## try-fjord
// LSTM
module LSTM(clk, Of, En, Ci, Cip, In, Ui, Uf, Uk, Uo, Wi, Wk, Wf, Wo, Vo, Bi, Bo, Bf, Bk, PrevH, Cout, Hout);
For scale: about 32 flip-flops, roughly 17000 um^2 of cells after synthesis.
clock: 24.5 ns
lec_check: 0
abc_area: 1
cap_margin: 40
core_aspect_ratio: 0.5
core_margin: 2
core_utilization: 72
cts_cluster_diameter: 391
cts_cluster_size: 100
hold_slack_margin: 0.3
place_density: 0.4
setup_slack_margin: -1.93
slew_margin: 20
tns_end_percent: 5
run.sh (not shown) runs the stock make flow with config.mk's settings and CLKGATE_MAP_FILE=.
try-fjord ran in full, but the layout does not pass; the checks complain about negative setup slack.
Input changes introduced in try-cedar (baseline for comparison: try-fjord):
==> flow/config.mk <==
export PLATFORM = sky130hd
export DESIGN_NAME = LSTM
export DESIGN_NICKNAME = LSTM
export VERILOG_FILES = /design/flow/design.v
export SDC_FILE = /design/flow/constraint.sdc
export NUM_CORES = 4
export LEC_CHECK = 0
export CAP_MARGIN = 20
export CORE_MARGIN = 2
export CORE_UTILIZATION = 56
export SETUP_SLACK_MARGIN = 4.53
export SLEW_MARGIN = 20
==> results <==
try-cedar: all stages done; final checks FAILED (negative setup slack). Smallest hold slack: try-cedar < try-fjord. try-cedar vs try-fjord, number of filler cells placed in the layout went up by 70%. Diff try-fjord -> try-cedar: clock tree cell share of total cell area flat; final-layout setup total negative slack up 12880 ps. The final period utilization in try-cedar sits 3.3 points below the value recorded for try-fjord. Compared with try-fjord, try-cedar shows global-route usage over all layers lower by 9.1 points. Of try-fjord and try-cedar, the run reporting the higher actual slew at the worst max-slew pin was try-cedar.
The inputs of try-umber differ from those of try-cedar as listed below.
diff --git a/flow/config.mk b/flow/config.mk
--- a/flow/config.mk
+++ b/flow/config.mk
@@ -10,2 +10 @@
-export CORE_UTILIZATION = 56
-export SETUP_SLACK_MARGIN = 4.53
+export CORE_UTILIZATION = 36
==> flow/constraint.sdc <==
create_clock -name core_clock -period 47.0 [get_ports {clk}]
set_input_delay 9.4000 -clock core_clock [delete_from_list [all_inputs] [get_ports {clk}]]
set_output_delay 9.4000 -clock core_clock [all_outputs]
set_load 0.01 [all_outputs]
==> results <==
- Finished, but not clean: try-cedar, with negative setup slack.
- try-umber finished end to end and its layout was clean on timing, DRC and antenna.
- Looking at global routing met1 resource utilization, try-umber sits 12 points below try-cedar.
- A critical path launch point of In[3] is what try-cedar shows, while In[7] belongs to try-umber.
- Looking at final-layout worst hold slack across both flows, try-umber is the weaker of the two, with try-cedar ahead.
- For the final routed wirelength across all metal layers, try-umber came in 1300 um higher than try-cedar did.
- The flop share of the area of try-cedar and that of try-umber are within noise of each other.
- Per the comparison of try-umber with try-cedar, non-clock buffer count lower; synthesized area was more or less identical.
- Relative to try-cedar, the weighted congestion reported at the end of routability-driven placement measured on try-umber has decreased slightly.
- try-cedar has a lower post-route met1 wirelength than try-umber.
Changes in try-onyx relative to try-umber:
diff --git a/flow/config.mk b/flow/config.mk
--- a/flow/config.mk
+++ b/flow/config.mk
@@ -10 +10,2 @@
-export CORE_UTILIZATION = 36
+export CORE_UTILIZATION = 40
+export SETUP_SLACK_MARGIN = 2.05
==> flow/constraint.sdc <==
create_clock -name core_clock -period 44.2 [get_ports {clk}]
set_input_delay 8.8400 -clock core_clock [delete_from_list [all_inputs] [get_ports {clk}]]
set_output_delay 8.8400 -clock core_clock [all_outputs]
set_load 0.01 [all_outputs]
==> comparison <==
- [try-onyx] via count fell 0.78% relative to try-umber
- try-onyx against try-umber: number of sinks on the clock net flat; routed length per placed instance up about 0.45%.
- try-onyx completed; timing, DRC and antenna clean
Relative to try-onyx, the following input files were edited for try-ember:
diff --git a/flow/config.mk b/flow/config.mk
--- a/flow/config.mk
+++ b/flow/config.mk
@@ -10,2 +10,2 @@
-export CORE_UTILIZATION = 40
-export SETUP_SLACK_MARGIN = 2.05
+export CORE_UTILIZATION = 72
+export PLACE_DENSITY = 0.81
==> flow/constraint.sdc <==
create_clock -name core_clock -period 40.6 [get_ports {clk}]
set_input_delay 8.1200 -clock core_clock [delete_from_list [all_inputs] [get_ports {clk}]]
set_output_delay 8.1200 -clock core_clock [all_outputs]
set_load 0.01 [all_outputs]
[summary]
- Of try-onyx and try-ember, only try-onyx finishes the flow clean.
- Diff try-ember..try-onyx | unique cell type count in the Yosys netlist | unchanged
- [compare] base=try-onyx new=try-ember: multi-input logic area shows no meaningful change.
- try-ember against try-onyx: final cell count lower, length of routed met2 wiring higher, post-layout period usage of the worst path moved up.
- Via count (lower): try-onyx
- When try-ember is measured against try-onyx, its global-route usage turns out 15 points higher.
- ~same worst clock skew on the final layout in try-ember and try-onyx
- On total wire length, the higher figure sits with try-onyx, not try-ember.
For try-yarrow, these inputs were changed with respect to try-ember:
diff --git a/flow/config.mk b/flow/config.mk
--- a/flow/config.mk
+++ b/flow/config.mk
@@ -10,2 +10 @@
-export CORE_UTILIZATION = 72
-export PLACE_DENSITY = 0.81
+export CORE_UTILIZATION = 40
==> flow/constraint.sdc <==
create_clock -name core_clock -period 45.0 [get_ports {clk}]
set_input_delay 9.0000 -clock core_clock [delete_from_list [all_inputs] [get_ports {clk}]]
set_output_delay 9.0000 -clock core_clock [all_outputs]
set_load 0.01 [all_outputs]
Looking at the reports, try-yarrow completed the entire flow and the layout it produced met the timing, design-rule and antenna checks. STATUS run=try-ember STAGES=ALL_DONE FINAL_CHECKS=FAILED CAUSE=negative setup slack. try-yarrow falls short of try-ember in worst hold slack. Comparing try-yarrow against try-ember, there is no change at all in number of stages on the worst setup path. try-yarrow does better than try-ember on setup slack of the critical path after layout. Compared to try-ember, the router laid down more metal wire for try-yarrow. Cmp try-yarrow and try-ember / cell area / lower: try-ember. The fraction of area in clock buffers and inverters of try-yarrow and that of try-ember are within noise of each other. When try-yarrow is set beside try-ember, its core footprint turns out to be 79% larger.
